**design/flow/config.mk**
```make
export PLATFORM = sky130hd
export DESIGN_NAME = top
export DESIGN_NICKNAME = top
export VERILOG_FILES = /design/flow/design.v
export SDC_FILE = /design/flow/constraint.sdc
export NUM_CORES = 4
export LEC_CHECK = 0
export CAP_MARGIN = 5
export CORE_MARGIN = 2
export CORE_UTILIZATION = 72
export CTS_CLUSTER_DIAMETER = 97
export GPL_TIMING_DRIVEN = 1
export PLACE_DENSITY = 0.66
export SETUP_SLACK_MARGIN = 0.46
export SLEW_MARGIN = 25
```
**design/flow/constraint.sdc**
```tcl
create_clock -name core_clock -period 2.29 [get_ports {clk}]
set_input_delay 0.4580 -clock core_clock [delete_from_list [all_inputs] [get_ports {clk}]]
set_output_delay 0.4580 -clock core_clock [all_outputs]
set_load 0.01 [all_outputs]
```
**design/flow/design.v**
```verilog
module master (
	input wire clk,
	input wire rst_n,
	input wire [4:0] paddr,
	input wire [31:0] pwdata,
	input wire pwrite_in,
	input wire pready,
	output reg psel,
	output reg penable,
	output reg pwrite,
	output reg [4:0] paddr_out,
	output reg [31:0] pwdata_out
);
reg [1:0] state, next_state;
localparam IDLE = 2'b00;
localparam SETUP = 2'b01;
localparam ACCESS = 2'b10;
localparam WAIT = 2'b11;
always @(posedge clk or negedge rst_n) begin
	if(!rst_n) begin
		state <= IDLE;
	end else begin
		state <= next_state;
	end
end
always @(*) begin
	case (state)
		IDLE: begin
			next_state <=  SETUP; 
		end
		SETUP: begin
			next_state <= ACCESS;
		end
		ACCESS: begin
			next_state <= (pready) ? IDLE : WAIT;
		end
		WAIT: begin
			next_state <= (pready) ? IDLE : WAIT;
		end
	endcase
end
always @(posedge clk or negedge rst_n) begin
	if(!rst_n) begin
		psel <= 1'b0;
		penable <= 1'b0;
		pwrite <= 1'b0;
		paddr_out = 5'h00;
		pwdata_out = 32'h00000000;
	end else begin
		case (state) 
			IDLE: begin
				psel <= 1'b0;
				penable <= 1'b0;
				pwrite <= 1'b0;
			end
			SETUP: begin
				psel <= 1'b1;
				pwrite <= pwrite_in;
			end
			ACCESS: begin
				penable <= 1'b1;
				if(!pready) begin
					paddr_out <= paddr;
					pwdata_out <= pwdata;
				end 
			end
			WAIT: begin	
				if(!pready) begin
					paddr_out <= paddr;
					pwdata_out <= pwdata;
				end
			end
		endcase
	end
end	
endmodule
module slave (
	input wire clk,
	input wire rst_n,
	input wire psel,
	input wire penable,
	input wire pwrite,
	input wire [4:0] paddr,
	input wire [31:0] pwdata,
	output reg pready,
	output reg [31:0] data
);
reg [1:0] state, next_state;
reg [31:0] memory[31:0];
integer i;
reg [2:0] slave_time;
localparam IDLE = 2'b00;
localparam SETUP = 2'b01;
localparam ACCESS = 2'b10;
always @(posedge clk or negedge rst_n) begin
	if(!rst_n) begin
		state <= IDLE;
	end else begin
		state <= next_state;
	end
end
always @(*) begin
	case (state) 
		IDLE: next_state <= (psel) ? SETUP : IDLE; 
		SETUP: next_state <= (psel && penable) ? ACCESS : SETUP;
		ACCESS: next_state <= IDLE;
		default: next_state <= IDLE;
	endcase
end
always @(posedge clk or negedge rst_n) begin
	if(!rst_n) begin
		pready <= 1'b0;
		data <= 32'h00000000;
		for(i = 0; i < 32; i = i + 1) begin
			memory[i] <= 32'h00000000;
		end
		slave_time <= 3'b000;
	end else begin
		if(state == ACCESS) begin
			if(slave_time == 3'b100) begin
				if(pwrite) begin
					memory[paddr] <= pwdata;
					pready <= 1'b1;
					data <= 32'h00000000;
				end else begin
					data <= memory[paddr];
					pready <= 1'b1;
				end
				slave_time <= 3'b000;
			end else begin
				slave_time <= slave_time + 1'b1;
			end
		end else begin
			pready <= 1'b0;
		end
	end
end
endmodule
module top(
	input wire clk,
	input wire rst_n,
	input wire [4:0] paddr,
	input wire [31:0] pwdata,
	input wire pwrite_in,
	output reg [31:0] data,
	output reg pready
);
wire psel, penable, pwrite, pready_internal;
wire [4:0] paddr_internal;
wire [31:0] pwdata_internal, data_out;
master ic1 (
	.clk(clk),
	.rst_n(rst_n),
	.paddr(paddr),
	.pwdata(pwdata),
	.pwrite_in(pwrite_in),
	.pready(pready_internal),
	.psel(psel),
	.penable(penable),
	.pwrite(pwrite),
	.paddr_out(paddr_internal),
	.pwdata_out(pwdata_internal)
);
slave ic2 (
	.clk(clk),
	.rst_n(rst_n),
	.psel(psel),
	.penable(penable),
	.pwrite(pwrite),
	.paddr(paddr_internal),
	.pwdata(pwdata_internal),
	.pready(pready_internal),
	.data(data_out)
);
always @(*) begin
	pready <= pready_internal;
	data <= data_out;
end
endmodule
```
**design/flow/run.sh**
```bash
#!/bin/bash
# the make line also repeats each setting of config.mk as NAME=value (left out here)
make -C /OpenROAD-flow-scripts/flow DESIGN_CONFIG=/design/flow/config.mk WORK_HOME=/design/flow/orfs CLKGATE_MAP_FILE= finish
```
==> flow_metrics.env, run 1 <==
# yosys + openroad results
export IMPL_logic_family="multiplexers"
export IMPL_synthCells=3697
export IMPL_syn_avg_cell_area_sq_um=13.1
export IMPL_yosysSeqAreaShare_pct=57.0
export IMPL_top_cell_area_share_pct=56.9
export IMPL_status="did not finish"
export IMPL_tool_error="[ERROR GRT-0232] Routing congestion too high. Check the congestion heatmap in the GUI."
export IMPL_largest_area_cell="dfrtp_1"
export IMPL_yosysUniqueCellTypes=64
export IMPL_row_count=95
export IMPL_mux_share_pct=23.8
export IMPL_dp_final_hpwl_um=116000
export IMPL_dieWidth_um=264
export IMPL_grtUsageTotal_pct=109
export IMPL_gp_congestion=0.982
export IMPL_design_core_area_sq_um=67000
export IMPL_floorplan_nets=3739
export IMPL_yosysWarnings=4
export IMPL_cts_buffers=109
export IMPL_area_leaders="dfrtp_1 57%, mux2_2 22%, a22oi_1 4.1%"
export IMPL_common_cells="1,105 x dfrtp_1, 960 x mux2_2, 263 x a22oi_1"
export IMPL_yosysChipArea_sq_um=48600
export IMPL_fa_ha_area_share_pct=0.0515
export IMPL_io_buffers=72
export IMPL_synth_area_sq_um=48600
export IMPL_simple_gate_share_pct=7.61
export IMPL_edf_count=0
export IMPL_cts_path_max_buffers=3
export IMPL_die_h_um=264
export IMPL_ios=73
export IMPL_initCoreUtil_pct=72.5
export IMPL_placed_area_sq_um=56600
export IMPL_cts_root_buffer="clkbuf_16"
export IMPL_async_reset_ff_share_pct=100
export IMPL_dieArea_sq_um=69600
export IMPL_ys_ff=1107
export IMPL_synth_most_common_cell="dfrtp_1"
export IMPL_dp_slack_ns=-0.584
export IMPL_haltStage="global routing (5_1_grt)"
export IMPL_xor_share_pct=0
export IMPL_ys_sh_aoi_pct=8.17
export IMPL_cts_sinks=1107
export IMPL_gr_total_overflow=6318
export IMPL_htreeDepth=3
export IMPL_synth_stat_cells=3697
export IMPL_synth_main_ff_cell="dfrtp_1"
-- what timing repair did --
item,in CTS
cloned,18
resized,341
setup endpoints to repair,1090
buffers inserted,90
endpoints found under the hold margin,12
hold buffers,1
pin swaps,111
-- through the flow --
| stage | instances | power [W] | hold slack (ns) |
|---|---|---|---|
| floorplan | 3697 | 0.0199 | 0.162 |
| global placement | 4708 | 0.0205 | 0.391 |
| detailed placement | 4708 | 0.0205 | 0.392 |
| CTS | 5021 | 0.0393 | 0.282 |
-- routing by layer --
| metal | track usage (%) | GRT overflow |
|---|---|---|
| met1 | 100 | 475 |
| met2 | 128 | 4090 |
| met3 | 97.4 | 486 |
| met4 | 115 | 1195 |
| met5 | 89.9 | 72 |
==> inputs of run 2 (changes only) <==
- CTS_CLUSTER_DIAMETER: 97 -> not set
- SETUP_SLACK_MARGIN: 0.46 -> -0.2
- clock period: 2.29 -> 2.26 ns (I/O delays scaled with it)
==> flow_metrics.env, run 2 <==
# source this file to load flow results
export IMPL_status="finished with violations"
export IMPL_failed_checks="setup timing"
export IMPL_die_h_um=264
export IMPL_floorplan_nets=3739
export IMPL_drv_cap=0
export IMPL_setup_violations=838
export IMPL_final_area_sq_um=59300
export IMPL_cts_sinks=1107
export IMPL_path_buffers=3
export IMPL_area_leaders="dfrtp_1 57%, mux2_2 22%, a22oi_1 4.1%"
export IMPL_placed_area_sq_um=53900
export IMPL_powerClk_w=0.0196
export IMPL_logic_family="multiplexers"
export IMPL_dr_pass1_iters=8
export IMPL_top_cell_area_share_pct=56.9
export IMPL_comb_power_w=0.000581
export IMPL_max_stage_delay_ns=0.60
export IMPL_arrival_ns=3.07
export IMPL_yosysChipArea_sq_um=48600
export IMPL_yosysWarnings=4
export IMPL_crit_top_cell="buf_4"
export IMPL_rsz0062_at_grt="true"
export IMPL_ios=73
export IMPL_grt_pass1_wl_um=260000
export IMPL_async_reset_ff_share_pct=100
export IMPL_cts_path_max_buffers=3
export IMPL_crit_chain="buf_4, or3_1, buf_4, nor2_2, buf_12, a22o_1, a2111oi_0, a32oi_1"
export IMPL_areaGrowthSynthToFinish_pct=21.9
export IMPL_dieWidth_um=264
export IMPL_edf_count=0
export IMPL_htreeDepth=3
export IMPL_gp_congestion=0.946
export IMPL_synth_main_ff_cell="dfrtp_1"
export IMPL_io_buffers=72
export IMPL_critPathSlowestCell="a2111oi_0"
export IMPL_pwr_share_seq_pct=49.5
export IMPL_leakagePower_nw=29.6
export IMPL_drt_iter0_markers=5348
export IMPL_fa_ha_area_share_pct=0.0515
export IMPL_pg_seq_w=0.0198
export IMPL_worstSetupPathType="reg -> reg"
export IMPL_clkSlewWorstSetupHoldPaths_ns=0.06
export IMPL_synthCells=3697
export IMPL_worstReg2RegStart="ic1.paddr_out[2]$_DFFE_PN0P_"
export IMPL_dp_final_hpwl_um=111000
export IMPL_ys_sh_aoi_pct=8.17
export IMPL_p_per_area_nw_per_um2=676
export IMPL_yosysSeqAreaShare_pct=57.0
export IMPL_hp_class="in -> async"
export IMPL_tritoncts="done"
export IMPL_worstSkewPairLatency_ns=0.70
export IMPL_critPathRequiredTime_ns=2.79
export IMPL_grt_start_max_net_pins=129
export IMPL_cp_depth=8
export IMPL_grt_antenna_before_repair=9
export IMPL_worst_slack_ns=-0.280
export IMPL_r2r_end="ic2.data[31]$_DFFE_PN0P_"
export IMPL_r2r_worst_path_cells=8
export IMPL_syn_avg_cell_area_sq_um=13.1
export IMPL_crit_end="ic2.data[31]$_DFFE_PN0P_"
export IMPL_period_needed_ns=2.54
export IMPL_largest_area_cell="dfrtp_1"
export IMPL_fillers=2916
export IMPL_finalMaxSlewViolations=0
export IMPL_ys_ff=1107
export IMPL_switching_share_pct=21.2
export IMPL_cts_buffers=110
export IMPL_drtAntennaViolNets=0
export IMPL_synth_stat_cells=3697
export IMPL_vias=38100
export IMPL_power_leader="registers"
export IMPL_fmax_ghz=0.394
export IMPL_cp_start_kind="flop"
export IMPL_p_clk_share_pct=49.1
export IMPL_fin_total_pwr_w=0.0400
export IMPL_logic_area_sq_um=20400
export IMPL_crit_fanout=12
export IMPL_register_area_sq_um=27700
export IMPL_pwr_share_comb_pct=1.5
export IMPL_dieArea_sq_um=69600
export IMPL_yosysUniqueCellTypes=64
export IMPL_drc=0
export IMPL_finalCritPeriodShare_pct=112
export IMPL_path_delay_family="AND-OR/OR-AND gates"
export IMPL_irDropWorstVdd_v=0.000864
export IMPL_gr_total_overflow=0
export IMPL_mux_share_pct=23.8
export IMPL_wl_um=184000
export IMPL_xor_share_pct=0
export IMPL_crit_path_start="ic1.paddr_out[2]$_DFFE_PN0P_"
export IMPL_simple_gate_share_pct=7.61
export IMPL_slew_headroom_pct=23.8
export IMPL_synth_most_common_cell="dfrtp_1"
export IMPL_final_hold_viol_count=0
export IMPL_intPower_w=0.0316
export IMPL_switching_power_w=0.00849
export IMPL_dp_slack_ns=-0.653
export IMPL_cts_root_buffer="clkbuf_16"
export IMPL_synth_area_sq_um=48600
export IMPL_final_setup_skew_ns=0.0351
export IMPL_fin_nets=4059
export IMPL_grtUsageTotal_pct=51.6
export IMPL_wl_per_cell_um=36.9
export IMPL_design_core_area_sq_um=67000
export IMPL_common_cells="1,105 x dfrtp_1, 960 x mux2_2, 263 x a22oi_1"
export IMPL_r2r_setup_slack_ns=-0.28
export IMPL_hold_ws_ns=0.266
export IMPL_row_count=95
export IMPL_initCoreUtil_pct=72.5
export IMPL_end_kind="flop"
export IMPL_grt_pass1_vias=38700
export IMPL_warning_count=41
export IMPL_viasPerCell=7.63
export IMPL_tightest_slew_ns=1.14
==> run 2: stage by stage <==
stage	setup TNS [ns]	utilization, %	cells
after floorplan	0	-	3697
final	-76.85	88.4	4992
after detailed placement	-47.93	80.4	4715
after global placement	-34.89	80.4	4715
after CTS	-35.71	86.9	4944
after global routing	-111.43	88.4	4985
==> run 2: final cells by class <==
type,instances,share of cell area [%]
diodes,7,0.0296
clock buffers,163,5.58
clock inverters,44,1.00
inverters,12,0.0760
multi-input cells,2232,34.4
flip-flops and latches,1107,46.8
well taps,873,1.84
repair buffers,554,10.3
==> run 2: layer usage <==
| layer | GRT usage [%] | vias up | part of all wire (%) |
|---|---|---|---|
| met5 | 0 | - | 0.019 |
| met4 | 37.0 | 6 | 9.5 |
| met3 | 17.0 | 1216 | 15 |
| met2 | 74.4 | 3564 | 43 |
| met1 | 66.3 | 19000 | 33 |
| li1 | - | 14300 | - |
==> run 2: what timing repair did <==
| item | in CTS | in global routing |
|---|---|---|
| endpoints found under the setup margin | 35 | 98 |
| gates resized | 56 | 107 |
| buffers inserted | 21 | 36 |
| pin swaps | 6 | 23 |
| endpoints found under the hold margin | 24 | 0 |
| hold buffers | 1 | 0 |
| cloned | 0 | 5 |
==> inputs of run 3 (changes only) <==
- ABC_AREA: not set -> 1
- CAP_MARGIN: 5 -> 20
- CTS_CLUSTER_DIAMETER: not set -> 357
- CTS_CLUSTER_SIZE: not set -> 14
- GPL_TIMING_DRIVEN: 1 -> not set
- PLACE_DENSITY: 0.66 -> not set
- PLACE_DENSITY_LB_ADDON: not set -> 0.27
- SETUP_SLACK_MARGIN: -0.2 -> 0.55
- SLEW_MARGIN: 25 -> 20
- clock period: 2.26 -> 2.19 ns (I/O delays scaled with it)
==> flow_metrics.env, run 3 <==
# yosys + openroad results
export IMPL_status="did not finish"
export IMPL_haltStage="global routing (5_1_grt)"
export IMPL_tool_error="[ERROR GRT-0232] Routing congestion too high. Check the congestion heatmap in the GUI."
export IMPL_initCoreUtil_pct=72.7
export IMPL_synth_most_common_cell="nand2_1"
export IMPL_simple_gate_share_pct=27.2
export IMPL_async_reset_ff_share_pct=100
export IMPL_logic_family="simple AND/OR/NAND/NOR gates"
export IMPL_gr_total_overflow=19
export IMPL_cts_sinks=1107
export IMPL_ios=73
export IMPL_row_count=95
export IMPL_cts_buffers=89
export IMPL_synth_area_sq_um=48800
export IMPL_mux_share_pct=0
export IMPL_yosysChipArea_sq_um=48800
export IMPL_xor_share_pct=0
export IMPL_die_h_um=264
export IMPL_floorplan_nets=5999
export IMPL_cts_path_max_buffers=3
export IMPL_top_cell_area_share_pct=56.6
export IMPL_ys_ff=1107
export IMPL_largest_area_cell="dfrtp_1"
export IMPL_design_core_area_sq_um=67200
export IMPL_ys_sh_aoi_pct=11.2
export IMPL_io_buffers=72
export IMPL_synth_main_ff_cell="dfrtp_1"
export IMPL_common_cells="1,863 x nand2_1, 1,105 x dfrtp_1, 719 x nand3_1"
export IMPL_synthCells=5957
export IMPL_gp_congestion=0.955
export IMPL_yosysSeqAreaShare_pct=56.7
export IMPL_yosysUniqueCellTypes=28
export IMPL_area_leaders="dfrtp_1 57%, nand2_1 14%, nand3_1 7.4%"
export IMPL_dp_final_hpwl_um=105000
export IMPL_synth_stat_cells=5957
export IMPL_cts_root_buffer="clkbuf_16"
export IMPL_htreeDepth=3
export IMPL_syn_avg_cell_area_sq_um=8.20
export IMPL_edf_count=0
export IMPL_dieWidth_um=264
export IMPL_yosysWarnings=4
export IMPL_dieArea_sq_um=69900
export IMPL_grtUsageTotal_pct=83.9
export IMPL_fa_ha_area_share_pct=0.0512
==> run 3: per-layer routing <==
metal | GRT usage [%] | GRT overflow
met2 | 91.7 | 9
met3 | 78.6 | 1
met5 | 73.4 | 0
met4 | 78.6 | 8
met1 | 83.6 | 1
==> run 3: through the flow <==
step | std cells | cell area (sq um) | setup slack [ns] | power (W)
after CTS | 7019 | 59400 | 0.0376 | 0.0357
after global placement | 6729 | 52900 | 0.0394 | 0.0214
after detailed placement | 6729 | 52900 | 0.0129 | 0.0215
after floorplan | 5957 | 49300 | 0.366 | 0.0208
==> run 3: timing repair <==
action	CTS
pin swaps	127
setup endpoints to repair	1090
cloned	60
setup buffers	123
resized	470
hold endpoints to repair	35
hold buffers	1
==> inputs of run 4 (changes only) <==
- ABC_AREA: 1 -> not set
- CORE_UTILIZATION: 72 -> 68
- CTS_CLUSTER_DIAMETER: 357 -> not set
- CTS_CLUSTER_SIZE: 14 -> 22
- GPL_TIMING_DRIVEN: not set -> 1
- PLACE_DENSITY_LB_ADDON: 0.27 -> 0.29
- SETUP_SLACK_MARGIN: 0.55 -> 0.46
- SLEW_MARGIN: 20 -> 25
- clock period: 2.19 -> 3.91 ns (I/O delays scaled with it)
==> flow_metrics.env, run 4 <==
# source this file to load flow results
export IMPL_status="no timing/DRC/antenna violations"
export IMPL_io_buffers=72
export IMPL_intPower_w=0.0177
export IMPL_register_area_sq_um=27700
export IMPL_wl_um=170000
export IMPL_tightest_slew_ns=1.19
export IMPL_htreeDepth=3
export IMPL_warning_count=28
export IMPL_xor_share_pct=0
export IMPL_fa_ha_area_share_pct=0.0515
export IMPL_cts_path_max_buffers=3
export IMPL_grt_start_max_net_pins=91
export IMPL_worstSkewPairLatency_ns=0.68
export IMPL_vias=35800
export IMPL_comb_power_w=0.000324
export IMPL_gr_total_overflow=0
export IMPL_leakagePower_nw=27.5
export IMPL_r2r_worst_path_cells=7
export IMPL_wl_per_cell_um=35.6
export IMPL_fin_tns_setup_ns=0
export IMPL_final_hold_viol_count=0
export IMPL_hp_class="in -> async"
export IMPL_initCoreUtil_pct=68.3
export IMPL_mux_share_pct=23.8
export IMPL_pg_seq_w=0.0115
export IMPL_cts_buffers=108
export IMPL_arrival_ns=3.98
export IMPL_row_count=98
export IMPL_grt_busiest_layer="met2"
export IMPL_final_area_sq_um=54800
export IMPL_yosysWarnings=4
export IMPL_yosysUniqueCellTypes=64
export IMPL_cts_sinks=1107
export IMPL_r2r_setup_slack_ns=0.48
export IMPL_synth_main_ff_cell="dfrtp_1"
export IMPL_grt_util_met1_pct=60.6
export IMPL_dieArea_sq_um=73600
export IMPL_syn_avg_cell_area_sq_um=13.1
export IMPL_yosysChipArea_sq_um=48600
export IMPL_simple_gate_share_pct=7.61
export IMPL_synth_stat_cells=3697
export IMPL_p_per_area_nw_per_um2=409
export IMPL_gp_congestion=0.976
export IMPL_met3_usage_pct=15.3
export IMPL_grt_pass1_wl_um=247000
export IMPL_pwr_share_comb_pct=1.4
export IMPL_design_core_area_sq_um=71100
export IMPL_logic_family="multiplexers"
export IMPL_ios=73
export IMPL_areaGrowthSynthToFinish_pct=12.8
export IMPL_drv_cap=0
export IMPL_dr_pass1_iters=9
export IMPL_dp_cells=4564
export IMPL_post_cts_buffers=0
export IMPL_powerClk_w=0.0107
export IMPL_max_stage_delay_ns=0.94
export IMPL_grt_antenna_before_repair=3
export IMPL_power_leader="registers"
export IMPL_p_clk_share_pct=47.5
export IMPL_synth_area_sq_um=48600
export IMPL_crit_chain="buf_4, or2_2, nor2_4, a2111oi_0, nand3_1, nor4_1, o21ai_1"
export IMPL_fin_nets=3768
export IMPL_rsz0062_at_grt="false"
export IMPL_clkSlewWorstSetupHoldPaths_ns=0.06
export IMPL_cp_start_kind="flop"
export IMPL_met2_usage_pct=65.6
export IMPL_final_setup_skew_ns=0.0245
export IMPL_dp_final_hpwl_um=102000
export IMPL_floorplan_nets=3739
export IMPL_path_delay_family="simple AND/OR/NAND/NOR gates"
export IMPL_period_needed_ns=3.43
export IMPL_grt_pass1_vias=36700
export IMPL_crit_end="ic2.data[24]$_DFFE_PN0P_"
export IMPL_ys_ff=1107
export IMPL_largest_area_cell="dfrtp_1"
export IMPL_synth_most_common_cell="dfrtp_1"
export IMPL_synthCells=3697
export IMPL_path_buffers=1
export IMPL_dieWidth_um=271
export IMPL_drt_iter0_markers=5253
export IMPL_switching_power_w=0.00469
export IMPL_placed_area_sq_um=51200
export IMPL_drc=0
export IMPL_logic_area_sq_um=19700
export IMPL_cp_depth=7
export IMPL_edf_count=0
export IMPL_grtUsageTotal_pct=46.2
export IMPL_finalMaxSlewViolations=0
export IMPL_drtAntennaViolNets=0
export IMPL_viasPerCell=7.51
export IMPL_yosysSeqAreaShare_pct=57.0
export IMPL_hold_buffers=0
export IMPL_end_kind="flop"
export IMPL_fillers=4099
export IMPL_worstReg2RegStart="ic1.paddr_out[2]$_DFFE_PN0P_"
export IMPL_area_leaders="dfrtp_1 57%, mux2_2 22%, a22oi_1 4.1%"
export IMPL_pwr_share_seq_pct=51.1
export IMPL_switching_share_pct=20.9
export IMPL_slew_headroom_pct=20.1
export IMPL_r2r_end="ic2.data[24]$_DFFE_PN0P_"
export IMPL_cts_root_buffer="clkbuf_16"
export IMPL_fmax_ghz=0.291
export IMPL_setup_violations=0
export IMPL_die_h_um=271
export IMPL_critPathRequiredTime_ns=4.46
export IMPL_crit_fanout=29
export IMPL_common_cells="1,105 x dfrtp_1, 960 x mux2_2, 263 x a22oi_1"
export IMPL_finalCritPeriodShare_pct=87.8
export IMPL_worstSetupPathType="reg -> reg"
export IMPL_crit_path_start="ic1.paddr_out[2]$_DFFE_PN0P_"
export IMPL_ctsResizeCount=0
export IMPL_instances_no_fill=4765
export IMPL_tritoncts="done"
export IMPL_irDropWorstVdd_v=0.000347
export IMPL_critPathSlowestCell="a2111oi_0"
export IMPL_ys_sh_aoi_pct=8.17
export IMPL_top_cell_area_share_pct=56.9
export IMPL_async_reset_ff_share_pct=100
run 4: through the flow:
| step | setup WS (ns) | util, % | power (W) | hold slack (ns) |
|---|---|---|---|---|
| 6_report | 0.477 | 77.1 | 0.0224 | 0.201 |
| 3_3_place_gp | 0.615 | 71.8 | 0.0120 | 0.391 |
| 2_1_floorplan | 1.74 | - | 0.0117 | 0.389 |
| 4_1_cts | 0.533 | 77.0 | 0.0224 | 0.226 |
| 3_5_place_dp | 0.560 | 71.9 | 0.0120 | 0.393 |
| 5_1_grt | 0.504 | 77.1 | 0.0229 | 0.247 |
run 4: layout make-up:
class | instances | area share (%)
inverter | 12 | 0.0821
clock buffer | 163 | 5.91
sequential | 1107 | 50.6
clock inverter | 31 | 0.666
multi-input combinational | 2230 | 35.9
antenna | 5 | 0.0228
tap | 950 | 2.17
timing repair buffer | 267 | 4.74
run 4: layer usage:
layer | up-vias | part of all wire (%)
li1 | 13700 | -
met1 | 18300 | 35
met2 | 2933 | 43
met3 | 888 | 14
met4 | 6 | 8.2
met5 | - | 0.045
==> inputs of run 5 (changes only) <==
- CORE_UTILIZATION: 68 -> 46
- CTS_CLUSTER_SIZE: 22 -> not set
- GPL_TIMING_DRIVEN: 1 -> 0
- PLACE_DENSITY_LB_ADDON: 0.29 -> 0.24
==> flow_metrics.env, run 5 <==
# source this file to load flow results
export IMPL_drv_cap=0
export IMPL_dp_slack_ns=0.0255
export IMPL_row_count=119
export IMPL_synthCells=3697
export IMPL_crit_top_cell="buf_2"
export IMPL_common_cells="1,105 x dfrtp_1, 960 x mux2_2, 263 x a22oi_1"
export IMPL_largest_area_cell="dfrtp_1"
export IMPL_crit_chain="buf_6, buf_2, nand2b_1, nor3_4, buf_2, mux2_2"
export IMPL_grt_pass1_wl_um=295000
export IMPL_yosysChipArea_sq_um=48600
export IMPL_dp_final_hpwl_um=141000
export IMPL_path_buffers=3
export IMPL_tightest_slew_ns=1.24
export IMPL_fa_ha_area_share_pct=0.0515
export IMPL_simple_gate_share_pct=7.61
export IMPL_yosysUniqueCellTypes=64
export IMPL_warning_count=59
export IMPL_wl_um=218000
export IMPL_hp_class="reg -> reg"
export IMPL_post_route_util_pct=53.6
export IMPL_crit_path_start="ic1.paddr_out[2]$_DFFE_PN0P_"
export IMPL_tritoncts="done"
export IMPL_yosysSeqAreaShare_pct=57.0
export IMPL_final_hold_viol_count=0
export IMPL_path_delay_family="simple AND/OR/NAND/NOR gates"
export IMPL_powerClk_w=0.0112
export IMPL_critPathRequiredTime_ns=4.50
export IMPL_end_kind="flop"
export IMPL_rsz0062_at_grt="true"
export IMPL_p_per_area_nw_per_um2=408
export IMPL_syn_avg_cell_area_sq_um=13.1
export IMPL_comb_power_w=0.000299
export IMPL_viasPerCell=6.85
export IMPL_r2r_setup_slack_ns=0.29
export IMPL_floorplan_nets=3739
export IMPL_synth_area_sq_um=48600
export IMPL_hold_path_depth=0
export IMPL_grtUsageTotal_pct=40.1
export IMPL_wl_per_cell_um=40.1
export IMPL_cts_buffers=115
export IMPL_drtAntennaViolNets=0
export IMPL_dieArea_sq_um=108000
export IMPL_drc=0
export IMPL_hold_path_startpoint="ic1.state[0]$_DFF_PN1_"
export IMPL_htreeDepth=3
export IMPL_cp_start_kind="flop"
export IMPL_synth_most_common_cell="dfrtp_1"
export IMPL_fmax_ghz=0.276
export IMPL_leakagePower_nw=28.1
export IMPL_dr_pass1_iters=5
export IMPL_finalMaxSlewViolations=0
export IMPL_fin_nets=3976
export IMPL_yosysWarnings=4
export IMPL_worstSkewPairLatency_ns=0.72
export IMPL_cts_root_buffer="clkbuf_16"
export IMPL_slew_headroom_pct=17.5
export IMPL_synth_main_ff_cell="dfrtp_1"
export IMPL_drt_iter0_markers=6068
export IMPL_r2r_end="ic2.memory[1][11]$_DFFE_PN0P_"
export IMPL_logic_family="multiplexers"
export IMPL_setup_violations=0
export IMPL_period_needed_ns=3.62
export IMPL_intPower_w=0.0179
export IMPL_ys_sh_aoi_pct=8.17
export IMPL_design_core_area_sq_um=105000
export IMPL_io_buffers=72
export IMPL_worstReg2RegStart="ic1.paddr_out[2]$_DFFE_PN0P_"
export IMPL_arrival_ns=4.21
export IMPL_gr_total_overflow=0
export IMPL_grt_start_max_net_pins=140
export IMPL_final_setup_skew_ns=0.0288
export IMPL_crit_fanout=10
export IMPL_r2r_worst_path_cells=6
export IMPL_worstHoldEndpoint="ic1.state[2]$_DFF_PN0_"
export IMPL_top_cell_area_share_pct=56.9
export IMPL_vias=37200
export IMPL_areaGrowthSynthToFinish_pct=15.8
export IMPL_dieWidth_um=329
export IMPL_gp_congestion=0.999
export IMPL_pwr_share_seq_pct=49.9
export IMPL_fin_tns_setup_ns=0
export IMPL_switching_share_pct=22.1
export IMPL_status="no timing/DRC/antenna violations"
export IMPL_finalCritPeriodShare_pct=92.7
export IMPL_synth_stat_cells=3697
export IMPL_cts_path_max_buffers=3
export IMPL_edf_count=0
export IMPL_fillers=9094
export IMPL_ios=73
export IMPL_clkSlewWorstSetupHoldPaths_ns=0.07
export IMPL_p_clk_share_pct=48.8
export IMPL_ys_ff=1107
export IMPL_area_leaders="dfrtp_1 57%, mux2_2 22%, a22oi_1 4.1%"
export IMPL_async_reset_ff_share_pct=100
export IMPL_max_stage_delay_ns=0.93
export IMPL_fin_total_pwr_w=0.0230
export IMPL_cp_depth=6
export IMPL_crit_end="ic2.memory[1][11]$_DFFE_PN0P_"
export IMPL_grt_antenna_before_repair=29
export IMPL_power_leader="registers"
export IMPL_grt_pass1_vias=35400
export IMPL_worstSetupPathType="reg -> reg"
export IMPL_initCoreUtil_pct=46.2
export IMPL_critPathSlowestCell="nor3_4"
export IMPL_xor_share_pct=0
export IMPL_irDropWorstVdd_v=0.000399
export IMPL_pwr_share_comb_pct=1.3
export IMPL_switching_power_w=0.00507
export IMPL_pg_seq_w=0.0115
export IMPL_cts_sinks=1107
export IMPL_mux_share_pct=23.8
export IMPL_die_h_um=329
export IMPL_worst_slack_ns=0.286
run 5: layout make-up:
type	count	area [sq um]	area share, %
Timing Repair Buffer	120	1790	3.19
Tap cell	1391	1740	3.09
Inverter	12	45.0	0.0800
Antenna cell	15	37.5	0.0667
Multi-Input combinational cell	2230	19500	34.6
Clock inverter	36	343	0.609
Buffer	348	1680	2.98
Clock buffer	177	3450	6.13
Sequential cell	1107	27700	49.2
run 5: repair_timing:
| action | in CTS | in global routing |
|---|---|---|
| setup buffers | 0 | 4 |
| setup endpoints to repair | 402 | 277 |
| hold buffers | 1 | 0 |
| resized | 26 | 22 |
| hold endpoints to repair | 46 | 0 |
| pin swaps | 0 | 5 |
run 5: per-stage QoR:
stage | hold WS, ns | area (sq um) | std cells
after global placement | 0.389 | 51100 | 5160
after global routing | 0.411 | 56300 | 5422
after floorplan | 0.389 | 48600 | 3697
after detailed placement | 0.401 | 52200 | 5202
after CTS | 0.409 | 56100 | 5416
final | 0.406 | 56300 | 5436
run 5: layer usage:
layer / track usage [%] / up-vias / wire [um] / part of all wire, %
met5: 0 / - / 178 / 0.082
met4: 26.4 / 26 / 17400 / 8.0
met3: 14.7 / 793 / 28800 / 13
met2: 55.3 / 2807 / 89500 / 41
met1: 52.8 / 19400 / 82300 / 38
li1: - / 14200 / - / -
==> inputs of run 6 (changes only) <==
- ABC_AREA: not set -> 1
- CORE_UTILIZATION: 46 -> 72
- CTS_CLUSTER_DIAMETER: not set -> 366
- CTS_CLUSTER_SIZE: not set -> 10
- GPL_TIMING_DRIVEN: 0 -> not set
- PLACE_DENSITY: not set -> 0.4
- PLACE_DENSITY_LB_ADDON: 0.24 -> not set
- SETUP_SLACK_MARGIN: 0.46 -> not set
- SLEW_MARGIN: 25 -> 20
- clock period: 3.91 -> 2.17 ns (I/O delays scaled with it)
==> flow_metrics.env, run 6 <==
# source this file to load flow results
export IMPL_ys_sh_aoi_pct=11.2
export IMPL_wl_per_cell_um=29.1
export IMPL_switching_share_pct=21.8
export IMPL_drt_iter0_markers=9385
export IMPL_critPathRequiredTime_ns=2.81
export IMPL_path_buffers=3
export IMPL_drv_cap=0
export IMPL_wl_um=204000
export IMPL_worstSkewPairLatency_ns=0.73
export IMPL_intPower_w=0.0306
export IMPL_final_setup_skew_ns=0.0421
export IMPL_highest_layer="met5"
export IMPL_initCoreUtil_pct=72.7
export IMPL_powerClk_w=0.0179
export IMPL_crit_path_start="ic1.paddr_out[0]$_DFFE_PN0P_"
export IMPL_rsz0062_at_grt="true"
export IMPL_dp_cells=6740
export IMPL_dr_pass1_iters=14
export IMPL_wl_met3_um=38700
export IMPL_crit_fanout=6
export IMPL_yosysUniqueCellTypes=28
export IMPL_areaGrowthSynthToFinish_pct=20.2
export IMPL_end_kind="flop"
export IMPL_grt_pass1_vias=45400
export IMPL_synth_most_common_cell="nand2_1"
export IMPL_slew_headroom_pct=40.1
export IMPL_dieArea_sq_um=69900
export IMPL_synth_main_ff_cell="dfrtp_1"
export IMPL_worst_slack_ns=-0.277
export IMPL_ios=73
export IMPL_instances_no_fill=6991
export IMPL_final_hold_viol_count=0
export IMPL_mux_share_pct=0
export IMPL_cts_sinks=1107
export IMPL_grtUsageTotal_pct=51.5
export IMPL_p_clk_share_pct=45.7
export IMPL_fillers=3461
export IMPL_row_count=95
export IMPL_r2r_worst_path_cells=11
export IMPL_crit_end="ic2.data[19]$_DFFE_PN0P_"
export IMPL_pwr_share_comb_pct=1.6
export IMPL_met1_length_um=63600
export IMPL_fmax_ghz=0.409
export IMPL_design_core_area_sq_um=67200
export IMPL_xor_share_pct=0
export IMPL_grt_pass1_wl_um=270000
export IMPL_floorplan_nets=5999
export IMPL_leakagePower_nw=29.4
export IMPL_hp_class="in -> async"
export IMPL_cp_start_kind="flop"
export IMPL_power_leader="registers"
export IMPL_largest_area_cell="dfrtp_1"
export IMPL_synthCells=5957
export IMPL_vias=50100
export IMPL_finalCritPeriodShare_pct=113
export IMPL_gr_total_overflow=0
export IMPL_top_cell_area_share_pct=56.6
export IMPL_yosysSeqAreaShare_pct=56.7
export IMPL_htreeDepth=3
export IMPL_drc=0
export IMPL_pg_seq_w=0.0207
export IMPL_p_per_area_nw_per_um2=667
export IMPL_comb_power_w=0.000625
export IMPL_yosysChipArea_sq_um=48800
export IMPL_cts_root_buffer="clkbuf_16"
export IMPL_edf_count=0
export IMPL_warning_count=31
export IMPL_synth_area_sq_um=48800
export IMPL_failed_checks="setup timing"
export IMPL_crit_top_cell="nand2_1"
export IMPL_ys_ff=1107
export IMPL_irDropWorstVdd_v=0.000778
export IMPL_switching_power_w=0.00853
export IMPL_critPathSlowestCell="dfrtp_1"
export IMPL_max_stage_delay_ns=0.48
export IMPL_tritoncts="done"
export IMPL_area_leaders="dfrtp_1 57%, nand2_1 14%, nand3_1 7.4%"
export IMPL_dieWidth_um=264
export IMPL_status="finished with violations"
export IMPL_grt_antenna_before_repair=24
export IMPL_cts_path_max_buffers=3
export IMPL_setup_violations=666
export IMPL_finalMaxSlewViolations=0
export IMPL_grt_start_max_net_pins=87
export IMPL_clkSlewWorstSetupHoldPaths_ns=0.07
export IMPL_die_h_um=264
export IMPL_logic_family="simple AND/OR/NAND/NOR gates"
export IMPL_r2r_end="ic2.data[19]$_DFFE_PN0P_"
export IMPL_dp_final_hpwl_um=107000
export IMPL_wl_met2_um=79900
export IMPL_syn_avg_cell_area_sq_um=8.20
export IMPL_r2r_setup_slack_ns=-0.28
export IMPL_worstSetupPathType="reg -> reg"
export IMPL_cts_buffers=120
export IMPL_path_delay_family="simple AND/OR/NAND/NOR gates"
export IMPL_synth_stat_cells=5957
export IMPL_pwr_share_seq_pct=52.7
export IMPL_crit_chain="buf_4, nand2_1, buf_12, nor2_4, nand2_1, buf_6, o211ai_1, nor2_1, nand3_1, nand2_1, nand2_1"
export IMPL_async_reset_ff_share_pct=100
export IMPL_period_needed_ns=2.45
export IMPL_tightest_slew_ns=0.898
export IMPL_fa_ha_area_share_pct=0.0512
export IMPL_io_buffers=72
export IMPL_viasPerCell=7.16
export IMPL_fin_nets=6113
export IMPL_gp_congestion=0.956
export IMPL_arrival_ns=3.09
export IMPL_simple_gate_share_pct=27.2
export IMPL_common_cells="1,863 x nand2_1, 1,105 x dfrtp_1, 719 x nand3_1"
export IMPL_dp_slack_ns=-0.232
export IMPL_yosysWarnings=4
export IMPL_worstReg2RegStart="ic1.paddr_out[0]$_DFFE_PN0P_"
export IMPL_cp_depth=11
export IMPL_drtAntennaViolNets=0
## run 6: repair_timing
item / CTS / global route
gates resized: 28 / 353
cloned: 0 / 48
pin swaps: 2 / 38
hold buffers: 1 / 0
setup buffers: 4 / 29
setup endpoints to repair: 51 / 980
hold endpoints to repair: 20 / 0
## run 6: per-layer routing
layer	vias up	track usage, %
met5	-	0.0693
met4	11	33.6
met3	1722	18.6
met2	5304	72.8
met1	23200	67.7
li1	19900	-
## run 6: cell type report
type / instances / area, sq um / area share (%)
sequential: 1107 / 27700 / 47.2
multi-input combinational: 4280 / 19800 / 33.8
timing repair buffer: 484 / 6490 / 11.1
clock buffer: 133 / 3070 / 5.23
tap: 873 / 1090 / 1.86
inverter: 78 / 303 / 0.516
clock inverter: 6 / 92.6 / 0.158
antenna: 30 / 75.1 / 0.128
## run 6: metrics by stage
step | util, % | hold WS (ns) | TNS (ns) | power [W] | area (sq um)
2_1_floorplan | - | 0.138 | 0 | 0.0210 | 48800
3_3_place_gp | 79.1 | 0.393 | -1.08 | 0.0216 | 53100
3_5_place_dp | 79.1 | 0.397 | -1.78 | 0.0217 | 53100
4_1_cts | 84.0 | 0.279 | 0 | 0.0389 | 56400
5_1_grt | 87.3 | 0.296 | -53.17 | 0.0398 | 58600
6_report | 87.4 | 0.264 | -37.16 | 0.0392 | 58700
==> inputs of run 7 (changes only) <==
- ABC_AREA: 1 -> not set
- CAP_MARGIN: 20 -> 25
- CORE_UTILIZATION: 72 -> 66
- CTS_CLUSTER_DIAMETER: 366 -> not set
- CTS_CLUSTER_SIZE: 10 -> 67
- PLACE_DENSITY: 0.4 -> 0.82
- SLEW_MARGIN: 20 -> 25
- clock period: 2.17 -> 4.03 ns (I/O delays scaled with it)
==> flow_metrics.env, run 7 <==
# source this file to load flow results
export IMPL_period_needed_ns=3.36
export IMPL_slew_headroom_pct=24.4
export IMPL_arrival_ns=3.96
export IMPL_status="no timing/DRC/antenna violations"
export IMPL_largest_area_cell="dfrtp_1"
export IMPL_vias=35900
export IMPL_path_buffers=1
export IMPL_synth_main_ff_cell="dfrtp_1"
export IMPL_ios=73
export IMPL_floorplan_nets=3739
export IMPL_pg_seq_w=0.0111
export IMPL_powerClk_w=0.0111
export IMPL_worst_slack_ns=0.673
export IMPL_drc=0
export IMPL_dr_pass1_iters=6
export IMPL_path_delay_family="simple AND/OR/NAND/NOR gates"
export IMPL_gr_total_overflow=0
export IMPL_r2r_end="ic2.data[21]$_DFFE_PN0P_"
export IMPL_yosysSeqAreaShare_pct=57.0
export IMPL_ctsResizeCount=0
export IMPL_area_leaders="dfrtp_1 57%, mux2_2 22%, a22oi_1 4.1%"
export IMPL_switching_power_w=0.00471
export IMPL_switching_share_pct=20.9
export IMPL_warning_count=46
export IMPL_drt_iter0_markers=5125
export IMPL_worstReg2RegStart="ic1.paddr_out[2]$_DFFE_PN0P_"
export IMPL_grt_pass1_vias=36500
export IMPL_worstSkewPairLatency_ns=0.71
export IMPL_drtAntennaViolNets=0
export IMPL_r2r_setup_slack_ns=0.67
export IMPL_finalCritPeriodShare_pct=83.3
export IMPL_cp_start_kind="flop"
export IMPL_logic_family="multiplexers"
export IMPL_simple_gate_share_pct=7.61
export IMPL_dp_final_hpwl_um=100000
export IMPL_tightest_slew_ns=1.13
export IMPL_design_core_area_sq_um=73000
export IMPL_fin_tns_setup_ns=0
export IMPL_pwr_share_comb_pct=1.3
export IMPL_synth_most_common_cell="dfrtp_1"
export IMPL_hp_class="in -> async"
export IMPL_wl_per_cell_um=35.9
export IMPL_synth_stat_cells=3697
export IMPL_leakagePower_nw=27.5
export IMPL_critPathRequiredTime_ns=4.64
export IMPL_edf_count=0
export IMPL_grt_antenna_before_repair=4
export IMPL_post_cts_buffers=0
export IMPL_worstSetupPathType="reg -> reg"
export IMPL_synthCells=3697
export IMPL_grt_pass1_wl_um=247000
export IMPL_max_stage_delay_ns=1.01
export IMPL_critPathSlowestCell="nor2_4"
export IMPL_p_per_area_nw_per_um2=410
export IMPL_common_cells="1,105 x dfrtp_1, 960 x mux2_2, 263 x a22oi_1"
export IMPL_yosysChipArea_sq_um=48600
export IMPL_fin_nets=3755
export IMPL_irDropWorstVdd_v=0.000338
export IMPL_htreeDepth=3
export IMPL_fa_ha_area_share_pct=0.0515
export IMPL_ys_sh_aoi_pct=8.17
export IMPL_p_clk_share_pct=49.4
export IMPL_wl_um=171000
export IMPL_fmax_ghz=0.298
export IMPL_gp_congestion=0.964
export IMPL_crit_chain="nand3_1, nor2_4, buf_4, a221oi_1, nand4_1, nor4_1, o21ai_1"
export IMPL_viasPerCell=7.54
export IMPL_dp_slack_ns=0.864
export IMPL_r2r_worst_path_cells=7
export IMPL_io_buffers=72
export IMPL_end_kind="flop"
export IMPL_final_hold_viol_count=0
export IMPL_grtUsageTotal_pct=45.6
export IMPL_rsz0062_at_grt="false"
export IMPL_tritoncts="done"
export IMPL_hold_buffers=0
export IMPL_dieArea_sq_um=75800
export IMPL_row_count=99
export IMPL_cts_root_buffer="clkbuf_16"
export IMPL_mux_share_pct=23.8
export IMPL_power_leader="registers"
export IMPL_yosysUniqueCellTypes=64
export IMPL_cts_path_max_buffers=3
export IMPL_pwr_share_seq_pct=49.4
export IMPL_final_setup_skew_ns=0.0327
export IMPL_fillers=4275
export IMPL_synth_area_sq_um=48600
export IMPL_crit_path_start="ic1.paddr_out[2]$_DFFE_PN0P_"
export IMPL_areaGrowthSynthToFinish_pct=12.8
export IMPL_async_reset_ff_share_pct=100
export IMPL_cts_sinks=1107
export IMPL_yosysWarnings=4
export IMPL_top_cell_area_share_pct=56.9
export IMPL_clkSlewWorstSetupHoldPaths_ns=0.07
export IMPL_xor_share_pct=0
export IMPL_cts_buffers=110
export IMPL_crit_fanout=32
export IMPL_die_h_um=275
export IMPL_cp_depth=7
export IMPL_finalMaxSlewViolations=0
export IMPL_setup_violations=0
export IMPL_intPower_w=0.0178
export IMPL_crit_end="ic2.data[21]$_DFFE_PN0P_"
export IMPL_comb_power_w=0.000282
export IMPL_initCoreUtil_pct=66.6
export IMPL_grt_start_max_net_pins=146
export IMPL_dieWidth_um=275
export IMPL_drv_cap=0
export IMPL_hold_ws_ns=0.0728
export IMPL_syn_avg_cell_area_sq_um=13.1
export IMPL_ys_ff=1107
run 7: cell type report:
class	count	area [sq um]	share of cell area, %
Antenna cell	5	12.5	0.0228
Clock buffer	150	3170	5.77
Clock inverter	50	744	1.36
Tap cell	959	1200	2.19
Timing Repair Buffer	252	2300	4.20
Sequential cell	1107	27700	50.6
Inverter	12	45.0	0.0821
Multi-Input combinational cell	2230	19600	35.8
run 7: per-stage QoR:
step	power, W	instances	area [sq um]	util (%)
floorplan	0.0113	3697	48600	-
detailed placement	0.0116	4558	50900	69.7
finish	0.0225	4765	54900	75.2
CTS	0.0225	4758	54800	75.1
global placement	0.0116	4556	50800	69.6
global route	0.0230	4760	54800	75.2
run 7: layer usage:
| metal | wire [um] | GRT usage, % | vias up |
|---|---|---|---|
| li1 | - | - | 13600 |
| met1 | 58700 | 58.4 | 18300 |
| met2 | 72000 | 65.2 | 3029 |
| met3 | 25500 | 17.0 | 985 |
| met4 | 14700 | 30.4 | 4 |
| met5 | 30 | 0 | - |
==> inputs of run 8 (changes only) <==
- CAP_MARGIN: 25 -> 20
- CORE_UTILIZATION: 66 -> 40
- CTS_CLUSTER_SIZE: 67 -> not set
- PLACE_DENSITY: 0.82 -> 0.6
- SLEW_MARGIN: 25 -> 20
- clock period: 4.03 -> 5.0 ns (I/O delays scaled with it)
==> flow_metrics.env, run 8 <==
# source this file to load flow results
export IMPL_fin_nets=3736
export IMPL_dp_cells=5187
export IMPL_worstSkewPairLatency_ns=0.73
export IMPL_io_buffers=72
export IMPL_slew_headroom_pct=14.5
export IMPL_wl_um=176000
export IMPL_switching_share_pct=21.9
export IMPL_irDropWorstVdd_v=0.000326
export IMPL_period_needed_ns=3.78
export IMPL_async_reset_ff_share_pct=100
export IMPL_ys_ff=1107
export IMPL_wl_per_cell_um=32.6
export IMPL_post_cts_buffers=0
export IMPL_top_cell_area_share_pct=56.9
export IMPL_xor_share_pct=0
export IMPL_yosysUniqueCellTypes=64
export IMPL_r2r_worst_path_cells=6
export IMPL_gp_congestion=0.857
export IMPL_hp_class="in -> async"
export IMPL_powerClk_w=0.00867
export IMPL_status="no timing/DRC/antenna violations"
export IMPL_row_count=127
export IMPL_synth_main_ff_cell="dfrtp_1"
export IMPL_cp_depth=6
export IMPL_area_leaders="dfrtp_1 57%, mux2_2 22%, a22oi_1 4.1%"
export IMPL_intPower_w=0.0140
export IMPL_synth_most_common_cell="dfrtp_1"
export IMPL_r2r_setup_slack_ns=1.22
export IMPL_worstSetupPathType="reg -> reg"
export IMPL_pwr_share_seq_pct=50.2
export IMPL_syn_avg_cell_area_sq_um=13.1
export IMPL_comb_power_w=0.000232
export IMPL_cts_path_max_buffers=3
export IMPL_gr_total_overflow=0
export IMPL_dp_slack_ns=1.36
export IMPL_simple_gate_share_pct=7.61
export IMPL_drv_cap=0
export IMPL_worstReg2RegStart="ic1.paddr_out[0]$_DFFE_PN0P_"
export IMPL_ys_sh_aoi_pct=8.17
export IMPL_warning_count=44
export IMPL_yosysSeqAreaShare_pct=57.0
export IMPL_crit_chain="or3b_1, nor2_4, a2111oi_0, nand4_1, nor3_1, o21ai_1"
export IMPL_rsz0062_at_grt="false"
export IMPL_cts_buffers=115
export IMPL_p_clk_share_pct=48.6
export IMPL_synth_area_sq_um=48600
export IMPL_dr_pass1_iters=5
export IMPL_common_cells="1,105 x dfrtp_1, 960 x mux2_2, 263 x a22oi_1"
export IMPL_cts_root_buffer="clkbuf_16"
export IMPL_ctsResizeCount=0
export IMPL_synthCells=3697
export IMPL_dieWidth_um=353
export IMPL_crit_path_start="ic1.paddr_out[0]$_DFFE_PN0P_"
export IMPL_critPathSlowestCell="or3b_1"
export IMPL_critPathRequiredTime_ns=5.60
export IMPL_grtUsageTotal_pct=28.1
export IMPL_final_hold_viol_count=0
export IMPL_ios=73
export IMPL_viasPerCell=6.20
export IMPL_path_delay_family="simple AND/OR/NAND/NOR gates"
export IMPL_clkSlewWorstSetupHoldPaths_ns=0.07
export IMPL_yosysChipArea_sq_um=48600
export IMPL_fillers=10800
export IMPL_power_leader="registers"
export IMPL_yosysWarnings=4
export IMPL_initCoreUtil_pct=40.4
export IMPL_crit_fanout=32
export IMPL_design_core_area_sq_um=120000
export IMPL_drtAntennaViolNets=0
export IMPL_arrival_ns=4.38
export IMPL_dieArea_sq_um=124000
export IMPL_p_per_area_nw_per_um2=322
export IMPL_floorplan_nets=3739
export IMPL_crit_end="ic2.data[27]$_DFFE_PN0P_"
export IMPL_synth_stat_cells=3697
export IMPL_switching_power_w=0.00391
export IMPL_largest_area_cell="dfrtp_1"
export IMPL_path_buffers=0
export IMPL_htreeDepth=3
export IMPL_pg_seq_w=0.00896
export IMPL_tightest_slew_ns=1.28
export IMPL_fa_ha_area_share_pct=0.0515
export IMPL_pwr_share_comb_pct=1.3
export IMPL_setup_violations=0
export IMPL_edf_count=0
export IMPL_grt_pass1_vias=33100
export IMPL_cp_start_kind="flop"
export IMPL_mux_share_pct=23.8
export IMPL_hold_buffers=0
export IMPL_die_h_um=353
export IMPL_leakagePower_nw=27.3
export IMPL_grt_pass1_wl_um=253000
export IMPL_tritoncts="done"
export IMPL_drc=0
export IMPL_vias=33500
export IMPL_logic_family="multiplexers"
export IMPL_r2r_end="ic2.data[27]$_DFFE_PN0P_"
export IMPL_areaGrowthSynthToFinish_pct=14.0
export IMPL_drt_iter0_markers=3886
export IMPL_dp_final_hpwl_um=105000
export IMPL_grt_antenna_before_repair=9
export IMPL_instances_no_fill=5408
export IMPL_max_stage_delay_ns=0.93
export IMPL_fin_total_pwr_w=0.0179
export IMPL_grt_start_max_net_pins=142
export IMPL_worst_slack_ns=1.22
export IMPL_fmax_ghz=0.264
export IMPL_finalMaxSlewViolations=0
export IMPL_end_kind="flop"
export IMPL_fin_tns_setup_ns=0
export IMPL_cts_sinks=1107
export IMPL_finalCritPeriodShare_pct=75.7
export IMPL_final_setup_skew_ns=0.0450
-- run 8: stage by stage --
stage / util, % / hold slack (ns) / cell area, sq um
2_1_floorplan: - / 0.389 / 48600
3_5_place_dp: 42.8 / 0.393 / 51500
4_1_cts: 46.0 / 0.322 / 55300
6_report: 46.0 / 0.308 / 55400
3_3_place_gp: 42.8 / 0.390 / 51500
5_1_grt: 46.0 / 0.343 / 55400
-- run 8: area by class of cell --
| type | count | area (sq um) | area share [%] |
|---|---|---|---|
| inverter | 12 | 45.0 | 0.0813 |
| clock buffer | 176 | 3500 | 6.32 |
| multi-input combinational | 2230 | 19700 | 35.5 |
| timing repair buffer | 228 | 2100 | 3.79 |
| tap | 1612 | 2020 | 3.64 |
| antenna | 8 | 20.0 | 0.0361 |
| sequential | 1107 | 27700 | 50.0 |
| clock inverter | 35 | 302 | 0.544 |
-- run 8: routing by layer --
layer / routed length, um / vias to the layer above / GRT usage, %
met5: 33 / - / 0
met4: 8400 / 6 / 11.8
met3: 15500 / 417 / 5.98
met2: 78000 / 1602 / 42.4
met1: 74500 / 17900 / 39.2
li1: - / 13600 / -
==> inputs of run 9 (changes only) <==
- CORE_UTILIZATION: 40 -> 72
- CTS_CLUSTER_DIAMETER: not set -> 45
- CTS_CLUSTER_SIZE: not set -> 22
- GPL_TIMING_DRIVEN: not set -> 1
- PLACE_DENSITY: 0.6 -> not set
- PLACE_DENSITY_LB_ADDON: not set -> 0.29
- SETUP_SLACK_MARGIN: not set -> -0.17
- SLEW_MARGIN: 20 -> 25
- clock period: 5.0 -> 3.81 ns (I/O delays scaled with it)
==> flow_metrics.env, run 9 <==
# source this file to load flow results
export IMPL_status="no timing/DRC/antenna violations"
export IMPL_leakagePower_nw=27.8
export IMPL_comb_power_w=0.000314
export IMPL_post_route_util_pct=82.4
export IMPL_xor_share_pct=0
export IMPL_worstReg2RegStart="ic1.paddr_out[0]$_DFFE_PN0P_"
export IMPL_viasPerCell=7.70
export IMPL_die_h_um=264
export IMPL_cts_root_buffer="clkbuf_16"
export IMPL_p_per_area_nw_per_um2=441
export IMPL_yosysWarnings=4
export IMPL_row_count=95
export IMPL_synth_area_sq_um=48600
export IMPL_top_cell_area_share_pct=56.9
export IMPL_grtUsageTotal_pct=50.5
export IMPL_cp_start_kind="flop"
export IMPL_wl_um=174000
export IMPL_simple_gate_share_pct=7.61
export IMPL_drt_iter0_markers=5594
export IMPL_ctsResizeCount=0
export IMPL_dieArea_sq_um=69600
export IMPL_intPower_w=0.0187
export IMPL_logic_family="multiplexers"
export IMPL_cts_path_max_buffers=3
export IMPL_tightest_slew_ns=1.16
export IMPL_powerClk_w=0.0123
export IMPL_cts_sinks=1107
export IMPL_dp_slack_ns=0.455
export IMPL_initCoreUtil_pct=72.5
export IMPL_finalMaxSlewViolations=0
export IMPL_drtAntennaViolNets=0
export IMPL_met1_length_um=58400
export IMPL_htreeDepth=3
export IMPL_grt_antenna_before_repair=10
export IMPL_drc=0
export IMPL_ys_ff=1107
export IMPL_design_core_area_sq_um=67000
export IMPL_grt_pass1_wl_um=254000
export IMPL_p_clk_share_pct=50.5
export IMPL_final_hold_viol_count=0
export IMPL_gp_congestion=0.977
export IMPL_crit_path_start="ic1.paddr_out[0]$_DFFE_PN0P_"
export IMPL_crit_fanout=24
export IMPL_io_buffers=72
export IMPL_highest_layer="met5"
export IMPL_pwr_share_seq_pct=48.2
export IMPL_crit_chain="buf_4, and3b_2, and3_1, a2111oi_0, nand3_1, nor4_1, o21ai_1"
export IMPL_wl_per_cell_um=36.8
export IMPL_hp_class="reg -> reg"
export IMPL_dp_final_hpwl_um=102000
export IMPL_warning_count=40
export IMPL_end_kind="flop"
export IMPL_area_leaders="dfrtp_1 57%, mux2_2 22%, a22oi_1 4.1%"
export IMPL_synth_main_ff_cell="dfrtp_1"
export IMPL_common_cells="1,105 x dfrtp_1, 960 x mux2_2, 263 x a22oi_1"
export IMPL_async_reset_ff_share_pct=100
export IMPL_fin_total_pwr_w=0.0244
export IMPL_critPathRequiredTime_ns=4.38
export IMPL_cts_buffers=118
export IMPL_critPathSlowestCell="a2111oi_0"
export IMPL_r2r_setup_slack_ns=0.24
export IMPL_period_needed_ns=3.57
export IMPL_final_area_sq_um=55300
export IMPL_r2r_end="ic2.data[19]$_DFFE_PN0P_"
export IMPL_switching_share_pct=23.5
export IMPL_worst_slack_ns=0.241
export IMPL_fa_ha_area_share_pct=0.0515
export IMPL_crit_end="ic2.data[19]$_DFFE_PN0P_"
export IMPL_drv_cap=0
export IMPL_tritoncts="done"
export IMPL_fmax_ghz=0.280
export IMPL_dr_pass1_iters=8
export IMPL_synth_stat_cells=3697
export IMPL_wl_met3_um=25900
export IMPL_edf_count=0
export IMPL_floorplan_nets=3739
export IMPL_gr_total_overflow=0
export IMPL_areaGrowthSynthToFinish_pct=13.7
export IMPL_worstSkewPairLatency_ns=0.72
export IMPL_synth_most_common_cell="dfrtp_1"
export IMPL_rsz0062_at_grt="false"
export IMPL_hold_path_startpoint="ic1.state[0]$_DFF_PN1_"
export IMPL_ys_sh_aoi_pct=8.17
export IMPL_wl_met2_um=72500
export IMPL_path_buffers=1
export IMPL_pwr_share_comb_pct=1.3
export IMPL_cp_depth=7
export IMPL_yosysSeqAreaShare_pct=57.0
export IMPL_r2r_worst_path_cells=7
export IMPL_grt_start_max_net_pins=179
export IMPL_yosysChipArea_sq_um=48600
export IMPL_ios=73
export IMPL_dieWidth_um=264
export IMPL_max_stage_delay_ns=0.88
export IMPL_irDropWorstVdd_v=0.000714
export IMPL_path_delay_family="simple AND/OR/NAND/NOR gates"
export IMPL_final_setup_skew_ns=0.0391
export IMPL_clkSlewWorstSetupHoldPaths_ns=0.07
export IMPL_setup_violations=0
export IMPL_hold_path_depth=0
export IMPL_arrival_ns=4.14
export IMPL_grt_pass1_vias=37700
export IMPL_finalCritPeriodShare_pct=93.7
export IMPL_yosysUniqueCellTypes=64
export IMPL_synthCells=3697
export IMPL_slew_headroom_pct=22.5
export IMPL_vias=36400
export IMPL_power_leader="the clock network"
export IMPL_fin_nets=3783
export IMPL_fin_tns_setup_ns=0
export IMPL_switching_power_w=0.00572
export IMPL_fillers=3422
export IMPL_placed_area_sq_um=50900
export IMPL_pg_seq_w=0.0117
export IMPL_worstHoldEndpoint="ic1.state[2]$_DFF_PN0_"
export IMPL_largest_area_cell="dfrtp_1"
export IMPL_worstSetupPathType="reg -> reg"
export IMPL_syn_avg_cell_area_sq_um=13.1
export IMPL_mux_share_pct=23.8
[run 9: metal layers]
layer,global-route usage [%],up-vias
met5,0,-
met4,38.3,8
met3,19.2,1120
met2,70.8,3179
met1,63.9,18300
li1,-,13800
[run 9: through the flow]
step	hold slack, ns	instances
3_3_place_gp	0.390	4491
6_report	0.402	4725
3_5_place_dp	0.395	4491
2_1_floorplan	0.389	3697
4_1_cts	0.404	4714
5_1_grt	0.409	4718
[run 9: what timing repair did]
| item | CTS | global route |
|---|---|---|
| hold buffers | 1 | 0 |
| setup buffers | 0 | 0 |
| endpoints found under the hold margin | 20 | 0 |
[run 9: area by class of cell]
cell class	count	area, sq um	share of cell area, %
inverters	12	45.0	0.0815
clock inverters	86	1060	1.92
clock buffers	136	3190	5.78
flip-flops and latches	1107	27700	50.2
diodes	9	22.5	0.0408
well taps	873	1090	1.98
multi-input cells	2230	19700	35.6
repair buffers	272	2450	4.43
==> inputs of run 10 (changes only) <==
- ABC_AREA: not set -> 1
- CAP_MARGIN: 20 -> 5
- CTS_CLUSTER_DIAMETER: 45 -> 243
- CTS_CLUSTER_SIZE: 22 -> not set
- PLACE_DENSITY: not set -> 0.65
- PLACE_DENSITY_LB_ADDON: 0.29 -> not set
- SETUP_SLACK_MARGIN: -0.17 -> -0.14
- TNS_END_PERCENT: not set -> 70
- clock period: 3.81 -> 2.17 ns (I/O delays scaled with it)
==> flow_metrics.env, run 10 <==
# source this file to load flow results
export IMPL_worstReg2RegStart="ic1.paddr_out[2]$_DFFE_PN0P_"
export IMPL_r2r_end="ic2.data[15]$_DFFE_PN0P_"
export IMPL_synth_most_common_cell="nand2_1"
export IMPL_die_h_um=264
export IMPL_end_kind="output port"
export IMPL_p_clk_share_pct=47.9
export IMPL_grt_start_max_net_pins=87
export IMPL_pwr_share_comb_pct=1.5
export IMPL_area_leaders="dfrtp_1 57%, nand2_1 14%, nand3_1 7.4%"
export IMPL_synth_area_sq_um=48800
export IMPL_design_core_area_sq_um=67200
export IMPL_critPathSlowestCell="clkdlybuf4s50_1"
export IMPL_comb_power_w=0.000620
export IMPL_synth_main_ff_cell="dfrtp_1"
export IMPL_logic_area_sq_um=19000
export IMPL_slew_headroom_pct=42.0
export IMPL_leakagePower_nw=28.7
export IMPL_cp_depth=1
export IMPL_pwr_share_seq_pct=50.6
export IMPL_hp_class="in -> async"
export IMPL_finalMaxSlewViolations=0
export IMPL_worstSkewPairLatency_ns=0.71
export IMPL_final_setup_skew_ns=0.0249
export IMPL_fa_ha_area_share_pct=0.0512
export IMPL_tritoncts="done"
export IMPL_failed_checks="setup timing"
export IMPL_xor_share_pct=0
export IMPL_ys_ff=1107
export IMPL_final_area_sq_um=57000
export IMPL_crit_chain="clkdlybuf4s50_1"
export IMPL_yosysSeqAreaShare_pct=56.7
export IMPL_logic_family="simple AND/OR/NAND/NOR gates"
export IMPL_rsz0062_at_grt="true"
export IMPL_worst_slack_ns=-0.116
export IMPL_placed_area_sq_um=53100
export IMPL_dr_pass1_iters=9
export IMPL_pg_seq_w=0.0206
export IMPL_register_area_sq_um=27700
export IMPL_grt_pass1_wl_um=272000
export IMPL_path_delay_family="buffers and inverters"
export IMPL_power_leader="registers"
export IMPL_dp_slack_ns=-0.232
export IMPL_drtAntennaViolNets=0
export IMPL_fmax_ghz=0.438
export IMPL_dieWidth_um=264
export IMPL_fillers=3943
export IMPL_critPathRequiredTime_ns=1.74
export IMPL_r2r_worst_path_cells=11
export IMPL_drt_iter0_markers=7795
export IMPL_htreeDepth=3
export IMPL_edf_count=0
export IMPL_cts_root_buffer="clkbuf_16"
export IMPL_max_stage_delay_ns=0.61
export IMPL_initCoreUtil_pct=72.7
export IMPL_ys_sh_aoi_pct=11.2
export IMPL_status="finished with violations"
export IMPL_wl_per_cell_um=25.6
export IMPL_crit_fanout=2
export IMPL_ios=73
export IMPL_cts_sinks=1107
export IMPL_r2r_setup_slack_ns=-0.09
export IMPL_intPower_w=0.0321
export IMPL_hold_ws_ns=0.264
export IMPL_grtUsageTotal_pct=51.8
export IMPL_final_hold_viol_count=0
export IMPL_yosysChipArea_sq_um=48800
export IMPL_crit_end="data[28]"
export IMPL_largest_area_cell="dfrtp_1"
export IMPL_worstSetupPathType="reg -> out"
export IMPL_tightest_slew_ns=0.870
export IMPL_io_buffers=72
export IMPL_yosysWarnings=4
export IMPL_fin_nets=6029
export IMPL_powerClk_w=0.0196
export IMPL_areaGrowthSynthToFinish_pct=16.7
export IMPL_setup_violations=69
export IMPL_path_buffers=1
export IMPL_grt_antenna_before_repair=7
export IMPL_cp_start_kind="flop"
export IMPL_p_per_area_nw_per_um2=716
export IMPL_gr_total_overflow=0
export IMPL_drv_cap=0
export IMPL_synth_stat_cells=5957
export IMPL_drc=0
export IMPL_mux_share_pct=0
export IMPL_arrival_ns=1.85
export IMPL_async_reset_ff_share_pct=100
export IMPL_syn_avg_cell_area_sq_um=8.20
export IMPL_yosysUniqueCellTypes=28
export IMPL_viasPerCell=6.72
export IMPL_cts_path_max_buffers=3
export IMPL_period_needed_ns=2.29
export IMPL_common_cells="1,863 x nand2_1, 1,105 x dfrtp_1, 719 x nand3_1"
export IMPL_crit_path_start="ic2.data[28]$_DFFE_PN0P_"
export IMPL_floorplan_nets=5999
export IMPL_grt_pass1_vias=45700
export IMPL_dp_final_hpwl_um=107000
export IMPL_top_cell_area_share_pct=56.6
export IMPL_synthCells=5957
export IMPL_finalCritPeriodShare_pct=105
export IMPL_irDropWorstVdd_v=0.000856
export IMPL_clkSlewWorstSetupHoldPaths_ns=0.06
export IMPL_switching_power_w=0.00870
export IMPL_dieArea_sq_um=69900
export IMPL_vias=46700
export IMPL_wl_um=178000
export IMPL_cts_buffers=108
export IMPL_gp_congestion=0.956
export IMPL_simple_gate_share_pct=27.2
export IMPL_switching_share_pct=21.3
export IMPL_row_count=95
export IMPL_warning_count=31
-- run 10: per-layer routing --
layer	global-route usage, %	part of all wire [%]
met5	0	0.028
met4	35.1	8.5
met1	68.0	34
met3	18.3	16
met2	72.9	41
-- run 10: area by class of cell --
class	count	area share, %
Antenna cell	4	0.0176
Tap cell	873	1.92
Timing Repair Buffer	414	9.00
Inverter	78	0.527
Clock buffer	165	5.72
Clock inverter	34	0.797
Sequential cell	1107	48.6
Multi-Input combinational cell	4278	33.4
-- run 10: what timing repair did --
action,4_1_cts,5_1_grt
gates cloned,0,1
buffers inserted,0,8
hold endpoints to repair,20,0
pin swaps,0,3
hold buffers,1,0
gates resized,4,12
endpoints found under the setup margin,7,67
-- run 10: metrics by stage --
step / setup TNS, ns / utilization (%) / total power [W] / std cells
2_1_floorplan: 0 / - / 0.0210 / 5957
3_3_place_gp: -1.08 / 79.1 / 0.0216 / 6740
3_5_place_dp: -1.78 / 79.1 / 0.0217 / 6740
4_1_cts: -1.60 / 84.7 / 0.0407 / 6940
5_1_grt: -24.57 / 84.9 / 0.0416 / 6949
6_report: -3.24 / 84.9 / 0.0408 / 6953
Power figures rest on the tool's default switching activity, not on a simulated workload.
